===== flow/run.sh =====
#!/bin/bash
# the make line also repeats each setting of config.mk as NAME=value (left out here)
make -C /OpenROAD-flow-scripts/flow DESIGN_CONFIG=/design/flow/config.mk WORK_HOME=/design/flow/orfs CLKGATE_MAP_FILE= finish

===== flow/config.mk =====
export PLATFORM = sky130hd
export DESIGN_NAME = ieee754multiplier
export DESIGN_NICKNAME = ieee754multiplier
export VERILOG_FILES = /design/flow/design.v
export SDC_FILE = /design/flow/constraint.sdc
export NUM_CORES = 4
export LEC_CHECK = 0
export CAP_MARGIN = 40
export CELL_PAD_IN_SITES_DETAIL_PLACEMENT = 2
export CORE_ASPECT_RATIO = 0.93
export CORE_MARGIN = 6
export CORE_UTILIZATION = 32
export CTS_CLUSTER_DIAMETER = 308
export CTS_CLUSTER_SIZE = 69
export GPL_TIMING_DRIVEN = 1
export MAX_ROUTING_LAYER = met4
export PLACE_DENSITY = 0.48
export SETUP_SLACK_MARGIN = 1.16
export SLEW_MARGIN = 10

===== flow/constraint.sdc =====
create_clock -name core_clock -period 8.62 [get_ports {clk}]
set_input_delay 1.7240 -clock core_clock [delete_from_list [all_inputs] [get_ports {clk}]]
set_output_delay 1.7240 -clock core_clock [all_outputs]
set_load 0.01 [all_outputs]

===== flow/design.v =====
module ieee754multiplier (
    input logic clk, rst_n,
    input logic [31:0] a_i,
    input logic [31:0] b_i,
    input logic start_i,
    output logic done_o,
    output logic nan_o,
    output logic inifinit_o,
    output logic overflow_o,
    output logic underflow_o,
    output logic [31:0] product_o
);
typedef enum logic[1:0] {
    INITIAL_STATE = 2'b00,
    MULTIPLY_STEP = 2'b01,
    RESULT_VERIFICATION_STEP = 2'b10,
    DONE = 2'b11
} MULTIPLIER_FSM_STATE;
MULTIPLIER_FSM_STATE current_state;
logic [31:0] a_r, b_r;  
logic signal_a, signal_b;
logic [7:0] exponent_a, exponent_b;
logic [23:0] mantissa_a, mantissa_b;  
logic [47:0] mantissa_temp;
logic [9:0] exponent_temp;
logic [31:0] product_r;      
logic [1:0]  exponent_hi_r;  
always_comb begin : MULTIPLIER_COMB_BLOCK
    signal_a = a_r[31];  
    signal_b = b_r[31];  
    exponent_a = a_r[30:23];  
    exponent_b = b_r[30:23];  
    mantissa_a[23] = 1;
    mantissa_a[22:0] = a_r[22:0];   
    mantissa_b[23] = 1;
    mantissa_b[22:0] = b_r[22:0];   
    if (mantissa_a[22-:23] == 0 || mantissa_b[22-:23] == 0) begin  
        mantissa_temp = 0;  
        exponent_temp = 0;  
    end else begin
        mantissa_temp = mantissa_a * mantissa_b;  
        exponent_temp = exponent_a + exponent_b - 127;  
        if (mantissa_temp[47] == 1) begin  
            mantissa_temp = mantissa_temp >> 1;  
            exponent_temp = exponent_temp + 1;  
        end
    end
end
always_ff @(posedge clk, negedge rst_n) begin : MULTIPLIER_FF_BLOCK
    if(!rst_n) begin
        current_state <= INITIAL_STATE;
        a_r <= 32'b0;
        b_r <= 32'b0;
        product_r <= 32'b0;
        exponent_hi_r <= 2'b0;
        done_o <= 1'b0;
        nan_o <= 1'b0;
        inifinit_o <= 1'b0;
        overflow_o <= 1'b0;
        underflow_o <= 1'b0;
        product_o <= 32'b0;
    end else begin
        case (current_state)
            INITIAL_STATE, DONE: begin
                done_o <= 1'b0;
                if (start_i) begin
                    a_r <= a_i;
                    b_r <= b_i;
                    current_state <= MULTIPLY_STEP;
                end else begin
                    current_state <= INITIAL_STATE;
                end
            end
            MULTIPLY_STEP: begin
                product_r[31] <= signal_a ^ signal_b;  
                product_r[30:23] <= exponent_temp[7:0];  
                product_r[22:0] <= mantissa_temp[45:23];  
                exponent_hi_r <= exponent_temp[9:8];
                current_state <= RESULT_VERIFICATION_STEP;
            end
            RESULT_VERIFICATION_STEP: begin
                nan_o <= 1'b0;
                inifinit_o <= 1'b0;
                overflow_o <= 1'b0;
                underflow_o <= 1'b0;
                product_o <= product_r;
                if (product_r[30:23] == 8'hFF && product_r[22:0] != 23'b00) begin
                    nan_o <= 1'b1;
                    product_o <= 32'b00;
                end else if (product_r[30:23] == 8'b11111111 && product_r[22:0] == 23'b0) begin
                    inifinit_o <= 1'b1;
                end else if (exponent_hi_r[0] == 1'b1 || exponent_hi_r[1] == 1'b1) begin
                    overflow_o <= 1'b1;
                    product_o <= 32'h7FFFFFFF;
                end else if (product_r[30:23] == 8'b00000000) begin
                    underflow_o <= 1'b1;
                    product_o <= 32'b00;
                end
                done_o <= 1'b1;
                current_state <= DONE;
            end
        endcase
    end
end
endmodule

==> Table 3: Implementation characteristics, run 1 <==
Summary of implementation characteristics

Parameter                              Value

GRT
  Global-route wire length before repair    145 mm
  Overall overflow remaining after global route    0
  Largest net degree at the start of global routing    55
  Via count of the first global-routing pass    23700
  Number of antenna violations at the first check in global routing    3
  Total global-route track usage    23.5%

Setup path
  Critical setup path kind    reg -> reg
  Delay of the slowest cell on the worst path    0.60 ns
  End point of the critical path    product_r[16]
  Type of origin of the critical path    register
  Data required time at the worst endpoint    9.02 ns
  Count of cell instances traversed by the critical path    24
  Slowest CP cell    sky130_fd_sc_hd__fa_1
  Highest net fanout along the worst path    7
  Endpoint of the lowest-slack register-to-register path    product_r[16]
  Bufs and invs on worst path    6
  Reg2Reg Launch Point    a_r[8]
  Worst setup path startpoint    a_r[8]
  Worst Path Arrival    7.80 ns
  Worst reg-to-reg setup slack    1.22 ns
  CP dominant cell by count    sky130_fd_sc_hd__fa_1
  R2R depth    24
  Family with the most delay on the worst path    adder cells
  Chain of cells forming the critical path    inv_1, buf_4, nor2_1, fa_1, inv_1, fa_1, inv_1, fa_1, fa_1, fa_1, fa_1, inv_1, fa_1, inv_1, ha_4, o21ai_0, a211oi_1, o21ai_2, nand3b_1, o21ai_4, o31a_1, or3_1, a211o_1, o221ai_2
  Setup crit end kind    register

Timing
  Maximum clock frequency    135 MHz
  Fin. max-slew vios    0
  Crit share post-route    85.9%
  Final setup skew    0.0320 ns
  Worst-margin pin slew    0.772 ns
  Final Hold Vio Count    0
  Setup repair after global routing missed its margin    yes
  Total negative slack    0 ns
  Worst relative slew slack    48.0%
  Crit path time final    7.40 ns
  Setup Viol. Count Final    0
  Least setup slack across all paths after layout    1.22 ns

Floorplanning
  Number of rows created at floorplan    97
  Die Span X    300 µm
  Total die size    0.0842 mm²
  I/O pin cnt    104
  Core footprint    0.0760 mm²
  FP Core Util    32.6%
  Chip height    280 µm

Drt
  Met3 routed WL    4.14 mm
  Via-per-instance ratio    5.08
  Post-Route WL    96.5 mm
  Detailed-router iteration count before antenna repair    5
  First-iteration detailed-routing DRC count    1008
  Wire length on met2    49.0 mm
  Topmost layer with routed signal wires    met4
  Via count    19500
  Average wire length per cell after detail routing    25.1 µm
  Routed Antenna Nets    0
  Post-route met1 wirelength    39.7 mm
  Number of remaining DRC errors    0

Worst hold path
  WHS Endpoint    done_o
  Cells on Worst Hold Path    1
  Type of the most critical hold path    reg -> reg
  HP Start    done_o

Yosys
  Post-synthesis instance area    0.0248 mm²
  Average size of a mapped cell    9.20 µm²
  Post-synthesis register bit count    139
  Yosys warnings    1
  Number of distinct library cells after synthesis    66
  Comb area leader    adder cells
  Post-synth EDFFs    0
  Adder Share, Synth    48.3%
  Top area cells in the synthesized netlist    sky130_fd_sc_hd__fa_1, sky130_fd_sc_hd__dfrtp_1, sky130_fd_sc_hd__inv_1, sky130_fd_sc_hd__ha_1, sky130_fd_sc_hd__and2_1
  Post-synthesis share of cell area spent on xor and xnor gates    1.34%
  Cell with the most instances after synthesis    sky130_fd_sc_hd__inv_1
  Post-Syn Nets    3426
  AND-OR/OR-AND Cells, Area Fraction    5.26%
  Most common library cells after synthesis    sky130_fd_sc_hd__inv_1, sky130_fd_sc_hd__fa_1, sky130_fd_sc_hd__nand2_1
  Largest area contributor in the netlist    sky130_fd_sc_hd__fa_1
  Post-synth area from yosys stat    0.0248 mm²
  # Cells Yosys    2692
  Largest type area fraction    39.0%
  Multiplexer area fraction after synthesis    3.56%
  Number of instances in the synthesized netlist    2692
  Synth async-reset ratio    100%
  AND/OR/NAND/NOR Cells, Area Fraction    15.2%
  Most instantiated flip-flop cell in the synthesis netlist    sky130_fd_sc_hd__dfrtp_1
  Register share after synthesis    14.0%

Clock network
  Inserted Clock Buffers    17
  Clock tree from TritonCTS    yes
  CTS Hold Buffers Added    0
  Clock Tree Buf Depth    2
  Post-CTS clock slew at the launch and capture registers of the worst setup and hold paths    0.08 ns
  Number of clock sinks    139
  Max H-tree Level    4
  Clk root buf    sky130_fd_sc_hd__clkbuf_16
  Clk latency late pin    0.49 ns

Flow run
  Max-cap viol count    0
  Stage-log warning count    29

Finish
  Nets@finish    3573
  Area grow syn2layout    17.7%
  Final Cell Area    0.0292 mm²

Placement
  Half-perimeter wire length after detailed placement    77.3 mm
  Routability congestion estimate from global placement    0.898
  Count of buffers inserted at the top-level ports    103
  Area post-placement    0.0274 mm²
  Pre-CTS WS    0.366 ns

Run status
  Result of the run    complete, no violations
-- per-stage QoR --
| stage | hold WS [ns] | util [%] | cells |
|---|---|---|---|
| final | 0.489 | 38.4 | 3844 |
| after global routing | 0.501 | 38.4 | 3842 |
| after CTS | 0.494 | 37.4 | 3803 |
| after detailed placement | 0.485 | 36.1 | 3749 |
| after global placement | 0.462 | 35.8 | 3738 |
| after floorplan | 0.366 | - | 2692 |
-- what timing repair did --
| item | in CTS | in global routing |
|---|---|---|
| setup buffers | 22 | 38 |
| pin swaps | 3 | 29 |
| setup endpoints to repair | 33 | 32 |
| gates resized | 65 | 92 |
-- metal layers --
layer	global-route usage [%]	vias up
li1	-	8374
met1	28.5	10500
met2	40.3	470
met3	3.61	157
met4	7.65	0
met5	-	-
-- cell type report --
| type | count | area, µm² |
|---|---|---|
| antenna | 2 | 5.00 |
| clock buffer | 18 | 439 |
| clock inverter | 14 | 171 |
| fill | 8243 | 46800 |
| inverter | 663 | 2500 |
| multi-input combinational | 1758 | 18700 |
| sequential | 139 | 3550 |
| tap | 990 | 1240 |
| timing repair buffer | 260 | 2610 |
==> run 2: changes to the inputs <==
Settings changed: CAP_MARGIN 40 to 20, CELL_PAD_IN_SITES_DETAIL_PLACEMENT 2 to unset, CORE_ASPECT_RATIO 0.93 to unset, CORE_MARGIN 6 to 2, CORE_UTILIZATION 32 to 55, CTS_CLUSTER_DIAMETER 308 to 324, CTS_CLUSTER_SIZE 69 to 100, GPL_TIMING_DRIVEN 1 to unset, MAX_ROUTING_LAYER met4 to unset, PLACE_DENSITY 0.48 to unset, SETUP_SLACK_MARGIN 1.16 to unset, SLEW_MARGIN 10 to 20, TNS_END_PERCENT set to 10.
Clock period 8.62 ns to 9.0 ns, I/O delays scaled along.
==> Table 3: Implementation characteristics, run 2 <==
Summary of implementation characteristics

Parameter                              Value

Setup path
  Endpoint of the lowest-slack register-to-register path    product_r[2]
  CP dominant cell by count    sky130_fd_sc_hd__fa_1
  Setup crit end kind    register
  Highest net fanout along the worst path    18 (+11)
  End point of the critical path    product_r[2]
  Worst setup path startpoint    b_r[8]
  Data required time at the worst endpoint    9.30 ns (+0.28 ns)
  Bufs and invs on worst path    8 (+2)
  R2R depth    25 (+4.2%)
  Critical setup path kind    reg -> reg
  Worst reg-to-reg setup slack    0.86 ns (-0.35 ns)
  Family with the most delay on the worst path    adder cells
  Worst Path Arrival    8.43 ns (+0.63 ns)
  Slowest CP cell    sky130_fd_sc_hd__dfrtp_1
  Count of cell instances traversed by the critical path    25 (+4.2%)
  Type of origin of the critical path    register
  Delay of the slowest cell on the worst path    0.79 ns (+0.19 ns)
  Reg2Reg Launch Point    b_r[8]

Worst hold path
  Type of the most critical hold path    reg -> reg
  Cells on Worst Hold Path    1 (unchanged)
  WHS Endpoint    nan_o
  HP Start    nan_o

Drt
  Number of remaining DRC errors    0 (unchanged)
  Average wire length per cell after detail routing    20.8 µm (-17%)
  First-iteration detailed-routing DRC count    1006 (-0.20%)
  Post-Route WL    69.5 mm (-28%)
  Via count    18200 (-6.8%)
  Detailed-router iteration count before antenna repair    5 (unchanged)
  Routed Antenna Nets    0 (unchanged)
  Via-per-instance ratio    5.44 (+7.0%)

Clock network
  Clk root buf    sky130_fd_sc_hd__clkbuf_16
  Post-CTS clock slew at the launch and capture registers of the worst setup and hold paths    0.06 ns (-0.02 ns)
  Clock tree from TritonCTS    yes
  Buffers inserted during post-CTS setup optimization    0 (-100%)
  Clk latency late pin    0.48 ns (about the same)
  CTS Hold Buffers Added    0 (unchanged)
  Inserted Clock Buffers    17 (unchanged)
  Quantity of gates resized following cts    0 (-100%)
  Clock Tree Buf Depth    2 (unchanged)
  Number of clock sinks    139 (unchanged)
  Max H-tree Level    4 (unchanged)

Floorplanning
  Number of rows created at floorplan    77 (-21%)
  I/O pin cnt    104 (unchanged)
  FP Core Util    55.9% (+23 points)
  Chip height    216 µm (-23%)
  Core footprint    0.0443 mm² (-42%)
  Total die size    0.0467 mm² (-44%)
  Die Span X    216 µm (-28%)

Yosys
  Number of distinct library cells after synthesis    66 (unchanged)
  Yosys warnings    1 (unchanged)
  Post-synth area from yosys stat    0.0248 mm² (unchanged)
  Register share after synthesis    14.0% (unchanged)
  Post-synthesis register bit count    139 (unchanged)
  Post-synth EDFFs    0 (unchanged)
  Synth async-reset ratio    100% (unchanged)
  Largest type area fraction    39.0% (unchanged)
  Cell with the most instances after synthesis    sky130_fd_sc_hd__inv_1
  Largest area contributor in the netlist    sky130_fd_sc_hd__fa_1
  Comb area leader    adder cells
  Post-Syn Nets    3426 (unchanged)
  AND/OR/NAND/NOR Cells, Area Fraction    15.2% (unchanged)
  Post-synthesis instance area    0.0248 mm² (unchanged)
  Top area cells in the synthesized netlist    sky130_fd_sc_hd__fa_1, sky130_fd_sc_hd__dfrtp_1, sky130_fd_sc_hd__inv_1, sky130_fd_sc_hd__ha_1, sky130_fd_sc_hd__and2_1
  Average size of a mapped cell    9.20 µm² (unchanged)
  Number of instances in the synthesized netlist    2692 (unchanged)
  Adder Share, Synth    48.3% (unchanged)
  AND-OR/OR-AND Cells, Area Fraction    5.26% (unchanged)
  Most common library cells after synthesis    sky130_fd_sc_hd__inv_1, sky130_fd_sc_hd__fa_1, sky130_fd_sc_hd__nand2_1
  Post-synthesis share of cell area spent on xor and xnor gates    1.34% (unchanged)
  Most instantiated flip-flop cell in the synthesis netlist    sky130_fd_sc_hd__dfrtp_1
  # Cells Yosys    2692 (unchanged)
  Multiplexer area fraction after synthesis    3.56% (unchanged)

Timing
  Worst-margin pin slew    1.09 ns (+0.319 ns)
  Crit share post-route    90.4% (+4.5 points)
  Setup Viol. Count Final    0 (unchanged)
  Maximum clock frequency    123 MHz (-9.0%)
  Fin Hold WS    0.478 ns (-0.0108 ns)
  Crit path time final    8.14 ns (+0.731 ns)
  Fin. max-slew vios    0 (unchanged)
  Final setup skew    0.0175 ns (-0.0145 ns)
  Worst relative slew slack    27.2% (-21 points)
  Least setup slack across all paths after layout    0.864 ns (-0.351 ns)
  Total negative slack    0 ns (unchanged)
  Final Hold Vio Count    0 (unchanged)
  Setup repair after global routing missed its margin    no

Run status
  Result of the run    complete, no violations

Finish
  Area grow syn2layout    9.09%
  Nets@finish    3477 (-2.7%)
  Filler instances    3975 (-52%)
  Flip-flop and latch area    0.00348 mm² (-1.9%)
  Post-route non-filler standard cell count    3349 (-13%)
  Logic area    0.0183 mm² (-2.1%)

Placement
  Placed Cells    3316 (-12%)
  Half-perimeter wire length after detailed placement    56.2 mm (-27%)
  Routability congestion estimate from global placement    0.971 (+8.2%)
  Pre-CTS WS    0.956 ns (+0.590 ns)
  Count of buffers inserted at the top-level ports    103 (unchanged)

GRT
  Overall overflow remaining after global route    0 (unchanged)
  Via count of the first global-routing pass    19900 (-16%)
  Number of antenna violations at the first check in global routing    1 (-2)
  Global-route wire length before repair    110 mm (-24%)
  Largest net degree at the start of global routing    74 (+35%)
  Total global-route track usage    31.6% (+8.1 points)

Flow run
  Max-cap viol count    0 (unchanged)
  Stage-log warning count    27 (-6.9%)
-- run 2: routing by layer --
layer,share of wire (%),routed length [µm],vias up,GRT usage (%)
met5,0,0,-,0
met4,4.9,3400,0,14.3
met3,7.0,4830,151,7.94
met2,48,33700,534,52.9
met1,40,27600,9351,38.6
li1,-,-,8177,-
-- run 2: layout make-up --
type / instances / area share [%]
clock inverters: 13 / 0.435
diodes: 1 / 0.00926
inverters: 663 / 9.21
multi-input cells: 1758 / 67.6
well taps: 592 / 2.74
clock buffers: 19 / 1.60
repair buffers: 164 / 5.54
flip-flops and latches: 139 / 12.9
-- run 2: stage by stage --
stage                     instance area, µm²  util, %
final                                  27000     61.0
after global routing                   27000     61.0
after CTS                              27000     61.0
after detailed placement               26500     59.7
after global placement                 26400     59.7
after floorplan                        24800        -
==> run 3: changes to the inputs <==
Settings changed: CORE_UTILIZATION 55 to 50, CTS_CLUSTER_DIAMETER 324 to unset, CTS_CLUSTER_SIZE 100 to unset, SETUP_SLACK_MARGIN set to -0.25, TNS_END_PERCENT 10 to unset.
Clock period 9.0 ns to 8.35 ns, I/O delays scaled along.
==> Table 3: Implementation characteristics, run 3 <==
Summary of implementation characteristics

Parameter                              Value

Worst hold path
  HP Start    nan_o
  WHS Endpoint    nan_o
  Cells on Worst Hold Path    1 (unchanged)
  Type of the most critical hold path    reg -> reg

Clock network
  CTS Hold Buffers Added    0 (unchanged)
  Clk latency late pin    0.44 ns (-0.04 ns)
  Clock Tree Buf Depth    2 (unchanged)
  Number of clock sinks    139 (unchanged)
  Max H-tree Level    4 (unchanged)
  Inserted Clock Buffers    17 (unchanged)
  Post-CTS clock slew at the launch and capture registers of the worst setup and hold paths    0.07 ns (about the same)
  Quantity of gates resized following cts    0 (unchanged)
  Clk root buf    sky130_fd_sc_hd__clkbuf_16
  Clock tree from TritonCTS    yes
  Buffers inserted during post-CTS setup optimization    0 (unchanged)

Setup path
  End point of the critical path    product_r[1]
  Reg2Reg Launch Point    b_r[0]
  Endpoint of the lowest-slack register-to-register path    product_r[1]
  Type of origin of the critical path    register
  Worst Path Arrival    8.35 ns (-0.08 ns)
  Critical setup path kind    reg -> reg
  Worst setup path startpoint    b_r[0]
  Family with the most delay on the worst path    adder cells
  Bufs and invs on worst path    6 (-2)
  Setup crit end kind    register
  Count of cell instances traversed by the critical path    23 (-8.0%)
  Highest net fanout along the worst path    16 (-2)
  CP dominant cell by count    sky130_fd_sc_hd__fa_1
  R2R depth    23 (-8.0%)
  Data required time at the worst endpoint    8.61 ns (-0.69 ns)
  Chain of cells forming the critical path    inv_1, nor2_1, fa_1, fa_1, inv_1, fa_1, fa_1, inv_1, fa_1, fa_1, inv_1, fa_1, inv_1, ha_1, nand3_1, nor4_1, o2111ai_1, nand4_1, a41o_1, a22o_1, buf_4, mux2i_1, o22ai_1
  Slowest CP cell    sky130_fd_sc_hd__dfrtp_1
  Delay of the slowest cell on the worst path    0.71 ns (-0.08 ns)
  Worst reg-to-reg setup slack    0.25 ns (-0.61 ns)

Yosys
  AND-OR/OR-AND Cells, Area Fraction    5.26% (unchanged)
  Number of instances in the synthesized netlist    2692 (unchanged)
  Register share after synthesis    14.0% (unchanged)
  Multiplexer area fraction after synthesis    3.56% (unchanged)
  Post-Syn Nets    3426 (unchanged)
  Synth async-reset ratio    100% (unchanged)
  # Cells Yosys    2692 (unchanged)
  Yosys warnings    1 (unchanged)
  Top area cells in the synthesized netlist    sky130_fd_sc_hd__fa_1, sky130_fd_sc_hd__dfrtp_1, sky130_fd_sc_hd__inv_1, sky130_fd_sc_hd__ha_1, sky130_fd_sc_hd__and2_1
  AND/OR/NAND/NOR Cells, Area Fraction    15.2% (unchanged)
  Post-synthesis instance area    0.0248 mm² (unchanged)
  Number of distinct library cells after synthesis    66 (unchanged)
  Largest type area fraction    39.0% (unchanged)
  Post-synthesis share of cell area spent on xor and xnor gates    1.34% (unchanged)
  Cell with the most instances after synthesis    sky130_fd_sc_hd__inv_1
  Average size of a mapped cell    9.20 µm² (unchanged)
  Post-synth area from yosys stat    0.0248 mm² (unchanged)
  Comb area leader    adder cells
  Adder Share, Synth    48.3% (unchanged)
  Largest area contributor in the netlist    sky130_fd_sc_hd__fa_1
  Most common library cells after synthesis    sky130_fd_sc_hd__inv_1, sky130_fd_sc_hd__fa_1, sky130_fd_sc_hd__nand2_1
  Post-synthesis register bit count    139 (unchanged)
  Most instantiated flip-flop cell in the synthesis netlist    sky130_fd_sc_hd__dfrtp_1
  Post-synth EDFFs    0 (unchanged)

Floorplanning
  Die Span X    227 µm (+4.8%)
  FP Core Util    50.6% (-5.3 points)
  Number of rows created at floorplan    81 (+5.2%)
  Chip height    227 µm (+4.8%)
  Core footprint    0.0490 mm² (+10%)
  I/O pin cnt    104 (unchanged)
  Total die size    0.0513 mm² (+9.8%)

Timing
  Crit path time final    8.10 ns (-0.0401 ns)
  Crit share post-route    97.0% (+6.6 points)
  Worst relative slew slack    33.1% (+5.9 points)
  Final setup skew    0.0190 ns (+0.00146 ns)
  Fin. max-slew vios    0 (unchanged)
  Total negative slack    0 ns (unchanged)
  Final Hold Vio Count    0 (unchanged)
  Maximum clock frequency    124 MHz (+0.50%)
  Least setup slack across all paths after layout    0.254 ns (-0.610 ns)
  Worst-margin pin slew    1.00 ns (-0.0880 ns)
  Fin Hold WS    0.483 ns (+0.00425 ns)
  Setup Viol. Count Final    0 (unchanged)

GRT
  Number of antenna violations at the first check in global routing    2 (+1)
  Total global-route track usage    28.9% (-2.7 points)
  Largest net degree at the start of global routing    73 (-1.4%)
  Via count of the first global-routing pass    20100 (+0.66%)
  Global-route wire length before repair    111 mm (+0.91%)
  Overall overflow remaining after global route    0 (unchanged)

Run status
  Result of the run    complete, no violations

Finish
  Final Cell Area    0.0274 mm² (+1.6%)
  Filler instances    4480 (+13%)
  Nets@finish    3504 (+0.78%)
  Flip-flop and latch area    0.00348 mm² (about the same)
  Area grow syn2layout    10.8%
  Logic area    0.0183 mm² (about the same)

Placement
  Count of buffers inserted at the top-level ports    103 (unchanged)
  Area post-placement    0.0268 mm² (+1.2%)
  Half-perimeter wire length after detailed placement    56.9 mm (+1.4%)
  Routability congestion estimate from global placement    0.946 (-2.6%)
  Pre-CTS WS    0.303 ns (-0.653 ns)

Flow run
  Max-cap viol count    0 (unchanged)
  Stage-log warning count    27 (unchanged)

Drt
  Post-Route WL    69.3 mm (-0.26%)
  Average wire length per cell after detail routing    20.1 µm (-3.1%)
  First-iteration detailed-routing DRC count    1034 (+2.8%)
  Via-per-instance ratio    5.34 (-1.7%)
  Via count    18400 (+1.2%)
  Number of remaining DRC errors    0 (unchanged)
  Detailed-router iteration count before antenna repair    5 (unchanged)
  Routed Antenna Nets    0 (unchanged)
==> run 3: area by class of cell <==
class	count	area share (%)
Antenna cell	1	0.00912
Clock buffer	17	1.55
Clock inverter	15	0.880
Inverter	663	9.07
Multi-Input combinational cell	1758	66.5
Sequential cell	139	12.7
Tap cell	664	3.03
Timing Repair Buffer	191	6.26
==> run 3: metrics by stage <==
step                utilization (%)  cells
CTS                            56.1   3447
finish                         56.1   3448
detailed placement             54.7   3415
global route                   56.1   3447
floorplan                         -   2692
global placement               54.7   3415
==> run 3: layer usage <==
layer / global-route usage (%) / up-vias / share of wire, %
li1: - / 8241 / -
met2: 49.9 / 522 / 50
met4: 10.8 / 2 / 4.2
met3: 3.89 / 137 / 5.2
met1: 37.1 / 9522 / 41
met5: 0 / - / 0.012
==> run 4: changes to the inputs <==
Settings changed: CAP_MARGIN 20 to 10, CORE_UTILIZATION 50 to 72, CTS_CLUSTER_SIZE set to 47, MAX_ROUTING_LAYER set to met4, PLACE_DENSITY set to 0.65, SETUP_SLACK_MARGIN -0.25 to 1.51.
Clock period 8.35 ns to 5.21 ns, I/O delays scaled along.
==> Table 3: Implementation characteristics, run 4 <==
Summary of implementation characteristics

Parameter                              Value

Yosys
  Most common library cells after synthesis    sky130_fd_sc_hd__inv_1, sky130_fd_sc_hd__fa_1, sky130_fd_sc_hd__nand2_1
  Yosys warnings    1 (unchanged)
  Post-synth area from yosys stat    0.0248 mm² (unchanged)
  AND/OR/NAND/NOR Cells, Area Fraction    15.2% (unchanged)
  Largest type area fraction    39.0% (unchanged)
  Average size of a mapped cell    9.20 µm² (unchanged)
  AND-OR/OR-AND Cells, Area Fraction    5.26% (unchanged)
  Register share after synthesis    14.0% (unchanged)
  Number of instances in the synthesized netlist    2692 (unchanged)
  Post-synthesis instance area    0.0248 mm² (unchanged)
  Post-synthesis register bit count    139 (unchanged)
  Synth async-reset ratio    100% (unchanged)
  Post-synthesis share of cell area spent on xor and xnor gates    1.34% (unchanged)
  Cell with the most instances after synthesis    sky130_fd_sc_hd__inv_1
  Number of distinct library cells after synthesis    66 (unchanged)
  Post-synth EDFFs    0 (unchanged)
  Post-Syn Nets    3426 (unchanged)
  Most instantiated flip-flop cell in the synthesis netlist    sky130_fd_sc_hd__dfrtp_1
  Top area cells in the synthesized netlist    sky130_fd_sc_hd__fa_1, sky130_fd_sc_hd__dfrtp_1, sky130_fd_sc_hd__inv_1, sky130_fd_sc_hd__ha_1, sky130_fd_sc_hd__and2_1
  Largest area contributor in the netlist    sky130_fd_sc_hd__fa_1
  Multiplexer area fraction after synthesis    3.56% (unchanged)
  Comb area leader    adder cells
  # Cells Yosys    2692 (unchanged)
  Adder Share, Synth    48.3% (unchanged)

Setup path
  Endpoint of the lowest-slack register-to-register path    exponent_hi_r[0]
  R2R depth    25 (+8.7%)
  Worst setup path startpoint    a_r[4]
  Slowest CP cell    sky130_fd_sc_hd__fa_1
  Bufs and invs on worst path    7 (+1)
  Worst reg-to-reg setup slack    -2.46 ns (-2.72 ns)
  End point of the critical path    exponent_hi_r[0]
  Count of cell instances traversed by the critical path    25 (+8.7%)
  Data required time at the worst endpoint    5.56 ns (-3.05 ns)
  Delay of the slowest cell on the worst path    0.65 ns (-0.06 ns)
  Reg2Reg Launch Point    a_r[4]
  Type of origin of the critical path    register
  Family with the most delay on the worst path    adder cells
  Critical setup path kind    reg -> reg
  Worst Path Arrival    8.02 ns (-0.33 ns)
  CP dominant cell by count    sky130_fd_sc_hd__fa_1
  Highest net fanout along the worst path    7 (-9)
  Setup crit end kind    register

Timing
  Final Hold Vio Count    0 (unchanged)
  Crit path time final    7.67 ns (-0.423 ns)
  Maximum clock frequency    130 MHz (+5.5%)
  Fin. max-slew vios    0 (unchanged)
  Setup Viol. Count Final    33 (+33)
  Least setup slack across all paths after layout    -2.46 ns (-2.72 ns)
  Fin Hold WS    0.476 ns (-0.00647 ns)
  Final setup skew    0.0230 ns (+0.00407 ns)
  Worst relative slew slack    15.5% (-18 points)
  Setup repair after global routing missed its margin    yes
  Crit share post-route    147% (+50 points)
  Worst-margin pin slew    1.26 ns (+0.252 ns)

Flow run
  Stage-log warning count    33 (+22%)
  Max-cap viol count    0 (unchanged)

Floorplanning
  Number of rows created at floorplan    67 (-17%)
  Chip height    189 µm (-16%)
  I/O pin cnt    104 (unchanged)
  Die Span X    189 µm (-16%)
  FP Core Util    73.5% (+23 points)
  Total die size    0.0359 mm² (-30%)
  Core footprint    0.0337 mm² (-31%)

Worst hold path
  Type of the most critical hold path    reg -> reg
  HP Start    nan_o
  WHS Endpoint    nan_o
  Cells on Worst Hold Path    1 (unchanged)

Clock network
  Max H-tree Level    4 (unchanged)
  CTS Hold Buffers Added    0 (unchanged)
  Number of clock sinks    139 (unchanged)
  Clock tree from TritonCTS    yes
  Post-CTS clock slew at the launch and capture registers of the worst setup and hold paths    0.08 ns (about the same)
  Clk root buf    sky130_fd_sc_hd__clkbuf_16
  Clock Tree Buf Depth    2 (unchanged)
  Clk latency late pin    0.49 ns (+0.05 ns)
  Inserted Clock Buffers    17 (unchanged)

Drt
  Routed Antenna Nets    0 (unchanged)
  Detailed-router iteration count before antenna repair    14 (+9)
  Via-per-instance ratio    6.60 (+23%)
  Number of remaining DRC errors    0 (unchanged)
  Post-Route WL    95.7 mm (+38%)
  First-iteration detailed-routing DRC count    3358 (+220%)
  Via count    23400 (+27%)
  Average wire length per cell after detail routing    27.0 µm (+34%)

Finish
  Post-route non-filler standard cell count    3543 (+2.8%)
  Filler instances    1326 (-70%)
  Area grow syn2layout    24.4%
  Nets@finish    3807 (+8.6%)

GRT
  Via count of the first global-routing pass    24200 (+21%)
  Largest net degree at the start of global routing    85 (+16%)
  Total global-route track usage    50.5% (+22 points)
  Overall overflow remaining after global route    0 (unchanged)
  Number of antenna violations at the first check in global routing    5 (+3)
  Global-route wire length before repair    130 mm (+17%)

Placement
  Half-perimeter wire length after detailed placement    60.6 mm (+6.4%)
  Count of buffers inserted at the top-level ports    103 (unchanged)
  Placed Cells    3432 (+0.50%)
  Pre-CTS WS    -1.97 ns (-2.28 ns)
  Routability congestion estimate from global placement    0.974 (+3.0%)

Run status
  Result of the run    finished with violations
  Checks that blocked a clean result    negative setup slack
==> run 4: through the flow <==
step	instance area, µm²	utilization, %	setup TNS [ns]
5_1_grt	30800	91.4	-75.29
3_3_place_gp	28800	85.5	-56.06
2_1_floorplan	25500	-	-39.13
3_5_place_dp	28800	85.5	-60.76
6_report	30800	91.4	-78.30
4_1_cts	30000	88.9	-54.34
==> run 4: what timing repair did <==
item / in CTS / in global routing
pin swaps: 28 / 45
hold endpoints to repair: 0 / 0
gates resized: 59 / 121
cloned: 2 / 1
setup endpoints to repair: 33 / 33
buffers inserted: 31 / 36
==> run 4: metal layers <==
metal	wire length, µm	part of all wire (%)	global-route usage [%]	vias to the layer above
met5	0	0	-	-
met4	11600	12	40.3	0
met3	13400	14	16.6	1088
met2	42400	44	78.1	2292
met1	28300	30	53.2	11100
li1	-	-	-	8861
==> run 4: final cells by class <==
| type | count | area, µm² | share of cell area (%) |
|---|---|---|---|
| Timing Repair Buffer | 493 | 4440 | 14.4 |
| Inverter | 663 | 2490 | 8.08 |
| Clock inverter | 15 | 171 | 0.557 |
| Clock buffer | 17 | 425 | 1.38 |
| Tap cell | 448 | 561 | 1.82 |
| Antenna cell | 9 | 22.5 | 0.0731 |
| Multi-Input combinational cell | 1759 | 19200 | 62.2 |
| Sequential cell | 139 | 3530 | 11.5 |
==> run 5: changes to the inputs <==
Settings changed: CAP_MARGIN 10 to 40, CORE_ASPECT_RATIO set to 0.91, CTS_CLUSTER_DIAMETER set to 80, CTS_CLUSTER_SIZE 47 to 21, HOLD_SLACK_MARGIN set to -0.1, MAX_ROUTING_LAYER met4 to unset, PLACE_DENSITY 0.65 to unset, SETUP_SLACK_MARGIN 1.51 to -0.44, TNS_END_PERCENT set to 10.
Clock period 5.21 ns to 6.41 ns, I/O delays scaled along.
==> Table 3: Implementation characteristics, run 5 <==
Summary of implementation characteristics

Parameter                              Value

Run status
  Result of the run    finished with violations
  Checks that blocked a clean result    negative setup slack

Timing
  Least setup slack across all paths after layout    -1.45 ns (+1.01 ns)
  Setup Viol. Count Final    33 (unchanged)
  Maximum clock frequency    127 MHz (-2.4%)
  Setup repair after global routing missed its margin    yes
  Final setup skew    0.0257 ns (+0.00267 ns)
  Worst relative slew slack    34.3% (+19 points)
  Crit share post-route    123% (-25 points)
  Fin. max-slew vios    0 (unchanged)
  Crit path time final    7.86 ns (+0.185 ns)
  Worst-margin pin slew    0.982 ns (-0.273 ns)
  Fin Hold WS    0.495 ns (+0.0192 ns)
  Final Hold Vio Count    0 (unchanged)

Setup path
  Data required time at the worst endpoint    6.78 ns (+1.22 ns)
  Worst Path Arrival    8.23 ns (+0.21 ns)
  Count of cell instances traversed by the critical path    24 (-4.0%)
  Type of origin of the critical path    register
  CP dominant cell by count    sky130_fd_sc_hd__fa_1
  Worst reg-to-reg setup slack    -1.45 ns (+1.01 ns)
  Reg2Reg Launch Point    a_r[20]
  Delay of the slowest cell on the worst path    0.59 ns (-0.06 ns)
  End point of the critical path    product_r[16]
  R2R depth    24 (-4.0%)
  Bufs and invs on worst path    6 (-1)
  Chain of cells forming the critical path    buf_4, nand2_1, fa_1, inv_1, fa_1, inv_1, fa_1, fa_1, fa_1, inv_1, fa_1, inv_1, fa_1, inv_1, ha_4, nand3_2, nor4_4, o311ai_2, a21oi_2, o21ai_2, o31a_1, or3_1, a211o_1, o221ai_1
  Slowest CP cell    sky130_fd_sc_hd__fa_1
  Family with the most delay on the worst path    adder cells
  Worst setup path startpoint    a_r[20]
  Endpoint of the lowest-slack register-to-register path    product_r[16]
  Highest net fanout along the worst path    8 (+1)
  Critical setup path kind    reg -> reg
  Setup crit end kind    register

Finish
  Logic area    0.0190 mm² (-1.1%)
  Layout Utilization    89.3% (-2.1 points)
  Nets@finish    3757 (-1.3%)
  Area grow syn2layout    21.8%
  Flip-flop and latch area    0.00351 mm² (-0.35%)
  Filler instances    1523 (+15%)

Yosys
  Post-synthesis register bit count    139 (unchanged)
  Comb area leader    adder cells
  Number of distinct library cells after synthesis    66 (unchanged)
  Top area cells in the synthesized netlist    sky130_fd_sc_hd__fa_1, sky130_fd_sc_hd__dfrtp_1, sky130_fd_sc_hd__inv_1, sky130_fd_sc_hd__ha_1, sky130_fd_sc_hd__and2_1
  Register share after synthesis    14.0% (unchanged)
  Number of instances in the synthesized netlist    2692 (unchanged)
  Largest area contributor in the netlist    sky130_fd_sc_hd__fa_1
  Most common library cells after synthesis    sky130_fd_sc_hd__inv_1, sky130_fd_sc_hd__fa_1, sky130_fd_sc_hd__nand2_1
  Yosys warnings    1 (unchanged)
  Synth async-reset ratio    100% (unchanged)
  Post-synthesis instance area    0.0248 mm² (unchanged)
  # Cells Yosys    2692 (unchanged)
  Most instantiated flip-flop cell in the synthesis netlist    sky130_fd_sc_hd__dfrtp_1
  Largest type area fraction    39.0% (unchanged)
  Post-synthesis share of cell area spent on xor and xnor gates    1.34% (unchanged)
  Average size of a mapped cell    9.20 µm² (unchanged)
  AND/OR/NAND/NOR Cells, Area Fraction    15.2% (unchanged)
  Post-synth EDFFs    0 (unchanged)
  Post-synth area from yosys stat    0.0248 mm² (unchanged)
  Post-Syn Nets    3426 (unchanged)
  Multiplexer area fraction after synthesis    3.56% (unchanged)
  Adder Share, Synth    48.3% (unchanged)
  Cell with the most instances after synthesis    sky130_fd_sc_hd__inv_1
  AND-OR/OR-AND Cells, Area Fraction    5.26% (unchanged)

Clock network
  Clock Tree Buf Depth    2 (unchanged)
  Clk latency late pin    0.47 ns (-0.02 ns)
  Clk root buf    sky130_fd_sc_hd__clkbuf_16
  Clock tree from TritonCTS    yes
  CTS Hold Buffers Added    0 (unchanged)
  Number of clock sinks    139 (unchanged)
  Inserted Clock Buffers    17 (unchanged)
  Max H-tree Level    4 (unchanged)
  Post-CTS clock slew at the launch and capture registers of the worst setup and hold paths    0.08 ns (about the same)

GRT
  Largest net degree at the start of global routing    66 (-22%)
  Global-route wire length before repair    126 mm (-3.5%)
  Number of antenna violations at the first check in global routing    12 (+7)
  Overall overflow remaining after global route    0 (unchanged)
  Total global-route track usage    47.0% (-3.4 points)
  Via count of the first global-routing pass    23300 (-3.7%)

Drt
  Via count    21700 (-7.1%)
  Average wire length per cell after detail routing    24.4 µm (-9.6%)
  Routed Antenna Nets    0 (unchanged)
  Post-Route WL    85.5 mm (-11%)
  Detailed-router iteration count before antenna repair    6 (-8)
  Via-per-instance ratio    6.20 (-6.0%)
  First-iteration detailed-routing DRC count    2346 (-30%)
  Number of remaining DRC errors    0 (unchanged)

Floorplanning
  Chip height    181 µm (-4.5%)
  I/O pin cnt    104 (unchanged)
  Total die size    0.0359 mm² (about the same)
  Number of rows created at floorplan    64 (-4.5%)
  Core footprint    0.0338 mm² (+0.27%)
  FP Core Util    73.3% (-0.20 points)
  Die Span X    198 µm (+4.7%)

Placement
  Count of buffers inserted at the top-level ports    103 (unchanged)
  Routability congestion estimate from global placement    1.01 (+3.9%)
  Pre-CTS WS    -0.910 ns (+1.06 ns)
  Half-perimeter wire length after detailed placement    60.9 mm (+0.54%)

Worst hold path
  HP Start    nan_o
  WHS Endpoint    nan_o
  Type of the most critical hold path    reg -> reg
  Cells on Worst Hold Path    1 (unchanged)

Flow run
  Stage-log warning count    31 (-6.1%)
  Max-cap viol count    0 (unchanged)
[run 5: cell type report]
cell class | instances | area share, %
Clock buffer | 17 | 1.41
Antenna cell | 4 | 0.0332
Timing Repair Buffer | 444 | 13.3
Tap cell | 462 | 1.92
Inverter | 663 | 8.26
Sequential cell | 139 | 11.6
Clock inverter | 15 | 0.626
Multi-Input combinational cell | 1758 | 62.8
[run 5: metal layers]
metal  GRT usage [%]  wire length (µm)  vias up
met1            54.4             26600    10600
met5               0               116        -
met3            14.3             11300      617
met2            73.8             38700     1750
met4            35.9              8790       12
li1                -                 -     8751
[run 5: what timing repair did]
action	in CTS	in global routing
gates resized	92	97
setup buffers	22	18
endpoints found under the setup margin	33	33
pin swaps	25	62
cloned	0	2
[run 5: per-stage QoR]
| stage | TNS (ns) | instances | cell area [µm²] |
|---|---|---|---|
| finish | -38.69 | 3502 | 30200 |
| global route | -46.15 | 3499 | 30200 |
| CTS | -17.32 | 3478 | 29500 |
| detailed placement | -26.21 | 3429 | 28400 |
| global placement | -22.55 | 3426 | 28300 |
| floorplan | -8.30 | 2692 | 24800 |
==> run 6: changes to the inputs <==
Settings changed: ABC_AREA set to 0, CAP_MARGIN 40 to 20, CORE_ASPECT_RATIO 0.91 to 0.59, CORE_MARGIN 2 to 6, CORE_UTILIZATION 72 to 63, CTS_CLUSTER_DIAMETER 80 to 354, CTS_CLUSTER_SIZE 21 to unset, HOLD_SLACK_MARGIN -0.1 to unset, PLACE_DENSITY_LB_ADDON set to 0.1, SETUP_SLACK_MARGIN -0.44 to 0.98, SLEW_MARGIN 20 to 35, TNS_END_PERCENT 10 to unset.
Clock period 6.41 ns to 5.64 ns, I/O delays scaled along.
==> Table 3: Implementation characteristics, run 6 <==
Summary of implementation characteristics

Parameter                              Value

Run status
  Result of the run    finished with violations
  Checks that blocked a clean result    negative setup slack

Timing
  Setup Viol. Count Final    33 (unchanged)
  Least setup slack across all paths after layout    -1.48 ns (-0.0310 ns)
  Worst relative slew slack    44.2% (+9.9 points)
  Crit share post-route    126% (+3.6 points)
  Maximum clock frequency    140 MHz (+10%)
  Crit path time final    7.12 ns (-0.739 ns)
  Final Hold Vio Count    0 (unchanged)
  Fin. max-slew vios    0 (unchanged)
  Worst-margin pin slew    0.830 ns (-0.153 ns)
  Final setup skew    0.0167 ns (-0.00904 ns)
  Setup repair after global routing missed its margin    yes

Placement
  Area post-placement    0.0289 mm² (+1.8%)
  Pre-CTS WS    -1.66 ns (-0.752 ns)
  Count of buffers inserted at the top-level ports    103 (unchanged)
  Routability congestion estimate from global placement    1.01 (-0.54%)
  Half-perimeter wire length after detailed placement    65.9 mm (+8.1%)

Finish
  Layout Utilization    79.7% (-9.6 points)
  Area grow syn2layout    24.0%
  Nets@finish    3796 (+1.0%)
  Filler instances    2454 (+61%)
  Final Cell Area    0.0307 mm² (+1.8%)

Floorplanning
  Core footprint    0.0385 mm² (+14%)
  FP Core Util    64.3% (-9.0 points)
  Die Span X    270 µm (+36%)
  Chip height    164 µm (-9.2%)
  Number of rows created at floorplan    55 (-14%)
  Total die size    0.0444 mm² (+24%)
  I/O pin cnt    104 (unchanged)

Setup path
  Setup crit end kind    register
  R2R depth    28 (+17%)
  Bufs and invs on worst path    10 (+4)
  Data required time at the worst endpoint    6.02 ns (-0.76 ns)
  Type of origin of the critical path    register
  Highest net fanout along the worst path    7 (-1)
  Slowest CP cell    sky130_fd_sc_hd__fa_1
  Family with the most delay on the worst path    adder cells
  Delay of the slowest cell on the worst path    0.55 ns (-0.04 ns)
  Worst Path Arrival    7.50 ns (-0.73 ns)
  Reg2Reg Launch Point    a_r[12]
  Worst setup path startpoint    a_r[12]
  Endpoint of the lowest-slack register-to-register path    product_r[16]
  Count of cell instances traversed by the critical path    28 (+17%)
  Worst reg-to-reg setup slack    -1.48 ns (-0.03 ns)
  End point of the critical path    product_r[16]
  Critical setup path kind    reg -> reg
  CP dominant cell by count    sky130_fd_sc_hd__fa_1

Yosys
  Comb area leader    adder cells
  Cell with the most instances after synthesis    sky130_fd_sc_hd__inv_1
  Post-synth EDFFs    0 (unchanged)
  Number of distinct library cells after synthesis    66 (unchanged)
  Post-synth area from yosys stat    0.0248 mm² (unchanged)
  AND/OR/NAND/NOR Cells, Area Fraction    15.2% (unchanged)
  Largest type area fraction    39.0% (unchanged)
  Synth async-reset ratio    100% (unchanged)
  Post-synthesis instance area    0.0248 mm² (unchanged)
  Multiplexer area fraction after synthesis    3.56% (unchanged)
  Top area cells in the synthesized netlist    sky130_fd_sc_hd__fa_1, sky130_fd_sc_hd__dfrtp_1, sky130_fd_sc_hd__inv_1, sky130_fd_sc_hd__ha_1, sky130_fd_sc_hd__and2_1
  Post-synthesis share of cell area spent on xor and xnor gates    1.34% (unchanged)
  Yosys warnings    1 (unchanged)
  Adder Share, Synth    48.3% (unchanged)
  Largest area contributor in the netlist    sky130_fd_sc_hd__fa_1
  Number of instances in the synthesized netlist    2692 (unchanged)
  Most common library cells after synthesis    sky130_fd_sc_hd__inv_1, sky130_fd_sc_hd__fa_1, sky130_fd_sc_hd__nand2_1
  Post-Syn Nets    3426 (unchanged)
  Register share after synthesis    14.0% (unchanged)
  Average size of a mapped cell    9.20 µm² (unchanged)
  # Cells Yosys    2692 (unchanged)
  Most instantiated flip-flop cell in the synthesis netlist    sky130_fd_sc_hd__dfrtp_1
  AND-OR/OR-AND Cells, Area Fraction    5.26% (unchanged)
  Post-synthesis register bit count    139 (unchanged)

Drt
  Number of remaining DRC errors    0 (unchanged)
  Via-per-instance ratio    5.71 (-7.9%)
  Post-Route WL    82.0 mm (-4.1%)
  Routed Antenna Nets    0 (unchanged)
  First-iteration detailed-routing DRC count    2203 (-6.1%)
  Average wire length per cell after detail routing    22.8 µm (-6.4%)
  Via count    20500 (-5.7%)
  Detailed-router iteration count before antenna repair    5 (-1)

Clock network
  Inserted Clock Buffers    17 (unchanged)
  Post-CTS clock slew at the launch and capture registers of the worst setup and hold paths    0.07 ns (about the same)
  Clk root buf    sky130_fd_sc_hd__clkbuf_16
  Number of clock sinks    139 (unchanged)
  Clk latency late pin    0.46 ns (about the same)
  Clock Tree Buf Depth    2 (unchanged)
  Max H-tree Level    4 (unchanged)
  Clock tree from TritonCTS    yes
  CTS Hold Buffers Added    0 (unchanged)

Worst hold path
  Cells on Worst Hold Path    1 (unchanged)
  WHS Endpoint    done_o
  Type of the most critical hold path    reg -> reg
  HP Start    done_o

GRT
  Most crowded layer after global routing    met1
  Global-route wire length before repair    127 mm (+1.2%)
  Overall overflow remaining after global route    0 (unchanged)
  Met2 capacity usage during global routing    50.2% (-24 points)
  Largest net degree at the start of global routing    72 (+9.1%)
  Via count of the first global-routing pass    21700 (-7.0%)
  Global routing usage on met1    56.3% (+2.0 points)
  Number of antenna violations at the first check in global routing    1 (-11)
  GRT met3 Usage    18.1% (+3.8 points)
  Total global-route track usage    37.7% (-9.3 points)

Flow run
  Max-cap viol count    0 (unchanged)
  Stage-log warning count    30 (-3.2%)
## run 6: routing by layer
metal  wire (µm)  up-vias
met1       34500    10200
met4        1410        2
met3       13800      133
met2       32300     1322
met5          11        -
li1            -     8814
## run 6: cell type report
class,count,area (µm²),share of cell area (%)
multi-input combinational,1758,19100,62.3
timing repair buffer,483,4270,13.9
sequential,139,3520,11.4
inverter,663,2490,8.12
tap,513,642,2.09
clock buffer,17,425,1.38
clock inverter,15,239,0.778
antenna,1,2.50,0.00815
## run 6: repair_timing
item	CTS	global route
buffers inserted	33	21
pin swaps	43	42
gates cloned	0	1
resized	67	87
setup endpoints to repair	33	33
## run 6: stage by stage
step                hold slack, ns  TNS [ns]  std cells
CTS                          0.485    -42.13       3565
detailed placement           0.469    -48.78       3500
global route                 0.514    -50.81       3588
floorplan                    0.366    -24.94       2692
finish                       0.483    -44.37       3589
global placement             0.462    -46.18       3500
==> run 7: changes to the inputs <==
Settings changed: ABC_AREA 0 to unset, CORE_ASPECT_RATIO 0.59 to unset, CORE_MARGIN 6 to 2, CORE_UTILIZATION 63 to 61, CTS_CLUSTER_DIAMETER 354 to unset, PLACE_DENSITY_LB_ADDON 0.1 to unset, SETUP_SLACK_MARGIN 0.98 to unset, SLEW_MARGIN 35 to 20.
Clock period 5.64 ns to 4.52 ns, I/O delays scaled along.
==> Table 3: Implementation characteristics, run 7 <==
Summary of implementation characteristics

Parameter                              Value

Drt
  Via-per-instance ratio    5.50 (-3.6%)
  Routed Antenna Nets    0 (unchanged)
  Post-route met1 wirelength    26.7 mm (-23%)
  Detailed-router iteration count before antenna repair    6 (+1)
  Number of remaining DRC errors    0 (unchanged)
  Met3 routed WL    4.65 mm (-66%)
  Average wire length per cell after detail routing    19.8 µm (-13%)
  Via count    19900 (-2.7%)
  Topmost layer with routed signal wires    met4
  Wire length on met2    35.6 mm (+10%)
  Post-Route WL    71.6 mm (-13%)
  First-iteration detailed-routing DRC count    1277 (-42%)

Finish
  Layout Utilization    77.2% (-2.5 points)
  Nets@finish    3816 (+0.53%)
  Filler instances    2922 (+19%)
  Area grow syn2layout    24.4%
  Final Cell Area    0.0308 mm² (+0.30%)

Setup path
  Data required time at the worst endpoint    4.91 ns (-1.11 ns)
  Worst Path Arrival    7.44 ns (-0.06 ns)
  Worst reg-to-reg setup slack    -2.52 ns (-1.04 ns)
  Worst setup path startpoint    b_r[8]
  Highest net fanout along the worst path    5 (-2)
  Reg2Reg Launch Point    b_r[8]
  Type of origin of the critical path    register
  Critical setup path kind    reg -> reg
  Delay of the slowest cell on the worst path    0.53 ns (-0.02 ns)
  End point of the critical path    product_r[20]
  Family with the most delay on the worst path    adder cells
  Setup crit end kind    register
  CP dominant cell by count    sky130_fd_sc_hd__fa_1
  Bufs and invs on worst path    10 (unchanged)
  Slowest CP cell    sky130_fd_sc_hd__fa_1
  Endpoint of the lowest-slack register-to-register path    product_r[20]
  R2R depth    27 (-3.6%)
  Count of cell instances traversed by the critical path    27 (-3.6%)

GRT
  Via count of the first global-routing pass    21700 (+0.12%)
  Global-route wire length before repair    115 mm (-9.5%)
  Number of antenna violations at the first check in global routing    1 (unchanged)
  Overall overflow remaining after global route    0 (unchanged)
  Total global-route track usage    36.4% (-1.3 points)
  Largest net degree at the start of global routing    74 (+2.8%)

Yosys
  Register share after synthesis    14.0% (unchanged)
  Number of distinct library cells after synthesis    66 (unchanged)
  Largest type area fraction    39.0% (unchanged)
  Most common library cells after synthesis    sky130_fd_sc_hd__inv_1, sky130_fd_sc_hd__fa_1, sky130_fd_sc_hd__nand2_1
  Multiplexer area fraction after synthesis    3.56% (unchanged)
  Synth async-reset ratio    100% (unchanged)
  Largest area contributor in the netlist    sky130_fd_sc_hd__fa_1
  AND/OR/NAND/NOR Cells, Area Fraction    15.2% (unchanged)
  Yosys warnings    1 (unchanged)
  Post-synth area from yosys stat    0.0248 mm² (unchanged)
  Post-synth EDFFs    0 (unchanged)
  AND-OR/OR-AND Cells, Area Fraction    5.26% (unchanged)
  Most instantiated flip-flop cell in the synthesis netlist    sky130_fd_sc_hd__dfrtp_1
  Average size of a mapped cell    9.20 µm² (unchanged)
  # Cells Yosys    2692 (unchanged)
  Adder Share, Synth    48.3% (unchanged)
  Post-synthesis instance area    0.0248 mm² (unchanged)
  Post-synthesis register bit count    139 (unchanged)
  Cell with the most instances after synthesis    sky130_fd_sc_hd__inv_1
  Number of instances in the synthesized netlist    2692 (unchanged)
  Post-Syn Nets    3426 (unchanged)
  Post-synthesis share of cell area spent on xor and xnor gates    1.34% (unchanged)
  Top area cells in the synthesized netlist    sky130_fd_sc_hd__fa_1, sky130_fd_sc_hd__dfrtp_1, sky130_fd_sc_hd__inv_1, sky130_fd_sc_hd__ha_1, sky130_fd_sc_hd__and2_1
  Comb area leader    adder cells

Timing
  Crit path time final    7.04 ns (-0.0767 ns)
  Worst-margin pin slew    0.979 ns (+0.150 ns)
  Worst relative slew slack    34.1% (-10 points)
  Fin. max-slew vios    0 (unchanged)
  Setup Viol. Count Final    33 (unchanged)
  Setup repair after global routing missed its margin    yes
  Least setup slack across all paths after layout    -2.52 ns (-1.04 ns)
  Crit share post-route    156% (+30 points)
  Maximum clock frequency    142 MHz (+1.1%)
  Final setup skew    0.0231 ns (+0.00646 ns)
  Final Hold Vio Count    0 (unchanged)

Run status
  Checks that blocked a clean result    negative setup slack
  Result of the run    finished with violations

Floorplanning
  Number of rows created at floorplan    73 (+33%)
  Core footprint    0.0399 mm² (+3.6%)
  Chip height    205 µm (+25%)
  FP Core Util    62.0% (-2.2 points)
  I/O pin cnt    104 (unchanged)
  Total die size    0.0422 mm² (-4.8%)
  Die Span X    205 µm (-24%)

Worst hold path
  Type of the most critical hold path    in -> async

Placement
  Area post-placement    0.0290 mm² (+0.47%)
  Routability congestion estimate from global placement    0.947 (-5.9%)
  Half-perimeter wire length after detailed placement    57.6 mm (-13%)
  Count of buffers inserted at the top-level ports    103 (unchanged)

Flow run
  Stage-log warning count    32 (+6.7%)
  Max-cap viol count    0 (unchanged)

Clock network
  Clock tree from TritonCTS    yes
  Post-CTS clock slew at the launch and capture registers of the worst setup and hold paths    0.08 ns (about the same)
  Inserted Clock Buffers    17 (unchanged)
  Clk latency late pin    0.49 ns (+0.03 ns)
  CTS Hold Buffers Added    0 (unchanged)
  Clk root buf    sky130_fd_sc_hd__clkbuf_16
  Clock Tree Buf Depth    2 (unchanged)
  Number of clock sinks    139 (unchanged)
  Max H-tree Level    4 (unchanged)
[run 7: repair_timing]
item | CTS | global route
setup buffers | 55 | 12
gates resized | 108 | 36
gates cloned | 2 | 0
endpoints found under the hold margin | 0 | 0
endpoints found under the setup margin | 33 | 33
pin swaps | 79 | 33
[run 7: through the flow]
step / setup TNS, ns / setup slack (ns) / hold slack (ns) / std cells
4_1_cts: -76.80 / -2.39 / 0.481 / 3608
5_1_grt: -87.95 / -2.75 / 0.499 / 3621
3_5_place_dp: -83.11 / -2.64 / 0.472 / 3520
3_3_place_gp: -81.48 / -2.56 / 0.461 / 3519
2_1_floorplan: -61.90 / -1.99 / 0.366 / 2692
6_report: -81.69 / -2.52 / 0.486 / 3621
[run 7: final cells by class]
| type | count | area (µm²) | share of cell area (%) |
|---|---|---|---|
| diodes | 1 | 2.50 | 0.00812 |
| repair buffers | 502 | 4510 | 14.6 |
| well taps | 525 | 657 | 2.13 |
| flip-flops and latches | 139 | 3520 | 11.4 |
| inverters | 663 | 2490 | 8.09 |
| multi-input cells | 1759 | 19100 | 61.9 |
| clock buffers | 17 | 425 | 1.38 |
| clock inverters | 15 | 129 | 0.418 |
[run 7: per-layer routing]
metal | up-vias | track usage, %
li1 | 8871 | -
met1 | 10100 | 44.3
met2 | 771 | 61.1
met3 | 235 | 5.94
met4 | 0 | 22.1
met5 | - | 0
==> run 8: changes to the inputs <==
Settings changed: CAP_MARGIN 20 to 10, CORE_UTILIZATION 61 to 27, HOLD_SLACK_MARGIN set to 0.13, MAX_ROUTING_LAYER set to met5, MIN_ROUTING_LAYER set to met1, PLACE_DENSITY_LB_ADDON set to 0.11, SETUP_SLACK_MARGIN set to 1.22, TNS_END_PERCENT set to 25.
Clock period 4.52 ns to 7.04 ns, I/O delays scaled along.
==> Table 3: Implementation characteristics, run 8 <==
Summary of implementation characteristics

Parameter                              Value

Yosys
  Average size of a mapped cell    9.20 µm² (unchanged)
  Largest type area fraction    39.0% (unchanged)
  Adder Share, Synth    48.3% (unchanged)
  # Cells Yosys    2692 (unchanged)
  AND-OR/OR-AND Cells, Area Fraction    5.26% (unchanged)
  Post-synth area from yosys stat    0.0248 mm² (unchanged)
  Number of distinct library cells after synthesis    66 (unchanged)
  AND/OR/NAND/NOR Cells, Area Fraction    15.2% (unchanged)
  Post-Syn Nets    3426 (unchanged)
  Synth async-reset ratio    100% (unchanged)
  Most instantiated flip-flop cell in the synthesis netlist    sky130_fd_sc_hd__dfrtp_1
  Largest area contributor in the netlist    sky130_fd_sc_hd__fa_1
  Post-synthesis share of cell area spent on xor and xnor gates    1.34% (unchanged)
  Yosys warnings    1 (unchanged)
  Cell with the most instances after synthesis    sky130_fd_sc_hd__inv_1
  Register share after synthesis    14.0% (unchanged)
  Number of instances in the synthesized netlist    2692 (unchanged)
  Multiplexer area fraction after synthesis    3.56% (unchanged)
  Most common library cells after synthesis    sky130_fd_sc_hd__inv_1, sky130_fd_sc_hd__fa_1, sky130_fd_sc_hd__nand2_1
  Post-synthesis instance area    0.0248 mm² (unchanged)
  Comb area leader    adder cells
  Top area cells in the synthesized netlist    sky130_fd_sc_hd__fa_1, sky130_fd_sc_hd__dfrtp_1, sky130_fd_sc_hd__inv_1, sky130_fd_sc_hd__ha_1, sky130_fd_sc_hd__and2_1
  Post-synthesis register bit count    139 (unchanged)
  Post-synth EDFFs    0 (unchanged)

Setup path
  Type of origin of the critical path    register
  Reg2Reg Launch Point    b_r[6]
  Setup crit end kind    register
  Data required time at the worst endpoint    7.45 ns (+2.54 ns)
  Slowest CP cell    sky130_fd_sc_hd__fa_2
  Count of cell instances traversed by the critical path    24 (-11%)
  Critical setup path kind    reg -> reg
  Delay of the slowest cell on the worst path    0.58 ns (+0.05 ns)
  Worst Path Arrival    7.62 ns (+0.18 ns)
  Worst reg-to-reg setup slack    -0.17 ns (+2.35 ns)
  Endpoint of the lowest-slack register-to-register path    product_r[16]
  Bufs and invs on worst path    6 (-4)
  Family with the most delay on the worst path    adder cells
  Highest net fanout along the worst path    6 (+1)
  CP dominant cell by count    sky130_fd_sc_hd__fa_1
  R2R depth    24 (-11%)
  Worst setup path startpoint    b_r[6]
  End point of the critical path    product_r[16]
  Chain of cells forming the critical path    buf_12, and2_1, fa_2, fa_1, inv_1, fa_2, fa_1, inv_2, fa_2, fa_1, inv_1, fa_1, inv_1, ha_4, nand3_4, buf_6, nor4_4, o311ai_2, a21oi_2, o21ai_2, o31a_1, or3_1, a211o_1, o221ai_2

Placement
  Half-perimeter wire length after detailed placement    68.0 mm (+18%)
  Area post-placement    0.0292 mm² (+0.65%)
  Count of buffers inserted at the top-level ports    103 (unchanged)
  Routability congestion estimate from global placement    0.847 (-11%)

Drt
  Post-Route WL    82.2 mm (+15%)
  First-iteration detailed-routing DRC count    878 (-31%)
  Routed Antenna Nets    0 (unchanged)
  Inserted Diodes    0 (-1)
  Via-per-instance ratio    4.52 (-18%)
  Number of remaining DRC errors    0 (unchanged)
  Detailed-router iteration count before antenna repair    5 (-1)
  Via count    18800 (-5.8%)
  Average wire length per cell after detail routing    19.8 µm (about the same)

Clock network
  Clk latency late pin    0.51 ns (+0.02 ns)
  Clock tree from TritonCTS    yes
  Clk root buf    sky130_fd_sc_hd__clkbuf_16
  Post-CTS clock slew at the launch and capture registers of the worst setup and hold paths    0.11 ns (+0.03 ns)
  Number of clock sinks    139 (unchanged)
  Max H-tree Level    4 (unchanged)
  Clock Tree Buf Depth    2 (unchanged)
  Inserted Clock Buffers    17 (unchanged)

Finish
  Final Cell Area    0.0307 mm² (-0.51%)
  Layout Utilization    33.6% (-44 points)
  Nets@finish    3694 (-3.2%)
  Area grow syn2layout    23.8%

Timing
  Final setup skew    0.0339 ns (+0.0107 ns)
  Fin. max-slew vios    0 (unchanged)
  Total negative slack    -0.362 ns (+81.33 ns)
  Least setup slack across all paths after layout    -0.171 ns (+2.35 ns)
  Maximum clock frequency    139 MHz (-2.3%)
  Setup repair after global routing missed its margin    yes
  Worst relative slew slack    29.9% (-4.2 points)
  Setup Viol. Count Final    3 (-91%)
  Fin Hold WS    0.488 ns (+0.00234 ns)
  Worst-margin pin slew    1.05 ns (+0.0724 ns)
  Crit path time final    7.21 ns (+0.168 ns)
  Final Hold Vio Count    0 (unchanged)
  Crit share post-route    102% (-53 points)

GRT
  Total global-route track usage    18.1% (-18 points)
  Overall overflow remaining after global route    0 (unchanged)
  Via count of the first global-routing pass    21200 (-2.3%)
  Number of antenna violations at the first check in global routing    5 (+4)
  Global-route wire length before repair    127 mm (+11%)
  Largest net degree at the start of global routing    63 (-15%)

Floorplanning
  Chip height    307 µm (+49%)
  Total die size    0.0942 mm² (+120%)
  I/O pin cnt    104 (unchanged)
  Number of rows created at floorplan    111 (+52%)
  FP Core Util    27.1% (-35 points)
  Die Span X    307 µm (+49%)
  Core footprint    0.0912 mm² (+130%)

Flow run
  Max-cap viol count    0 (unchanged)
  Stage-log warning count    30 (-6.3%)

Worst hold path
  HP Start    nan_o
  WHS Endpoint    nan_o
  Cells on Worst Hold Path    1
  Type of the most critical hold path    reg -> reg

Run status
  Checks that blocked a clean result    negative setup slack
  Result of the run    finished with violations
run 8: metal layers:
layer  share of wire [%]  wire [µm]  global-route usage (%)  vias to the layer above
met5               0.033         27                       0                        -
met4                 2.7       2180                    5.32                        4
met3                 3.1       2530                    2.33                       82
met2                  52      42600                    32.5                      301
met1                  42      34800                    22.7                     9774
li1                    -          -                       -                     8617
run 8: timing repair:
action | in CTS | in global routing
hold endpoints to repair | 0 | 0
resized | 79 | 44
setup buffers | 20 | 7
pin swaps | 20 | 22
hold buffers | 0 | 0
cloned | 2 | 2
endpoints found under the setup margin | 33 | 33
run 8: area by class of cell:
class	instances	area [µm²]
clock inverters	14	129
fillers	9420	60600
inverters	663	2490
repair buffers	380	3600
flip-flops and latches	139	3510
well taps	1186	1480
multi-input cells	1759	19000
clock buffers	18	429
run 8: per-stage QoR:
stage,instances,setup WS (ns)
final,4159,-0.171
after global routing,4159,-0.392
after CTS,4150,-0.127
after detailed placement,4096,-0.345
after global placement,4096,-0.358
after floorplan,2692,0.530
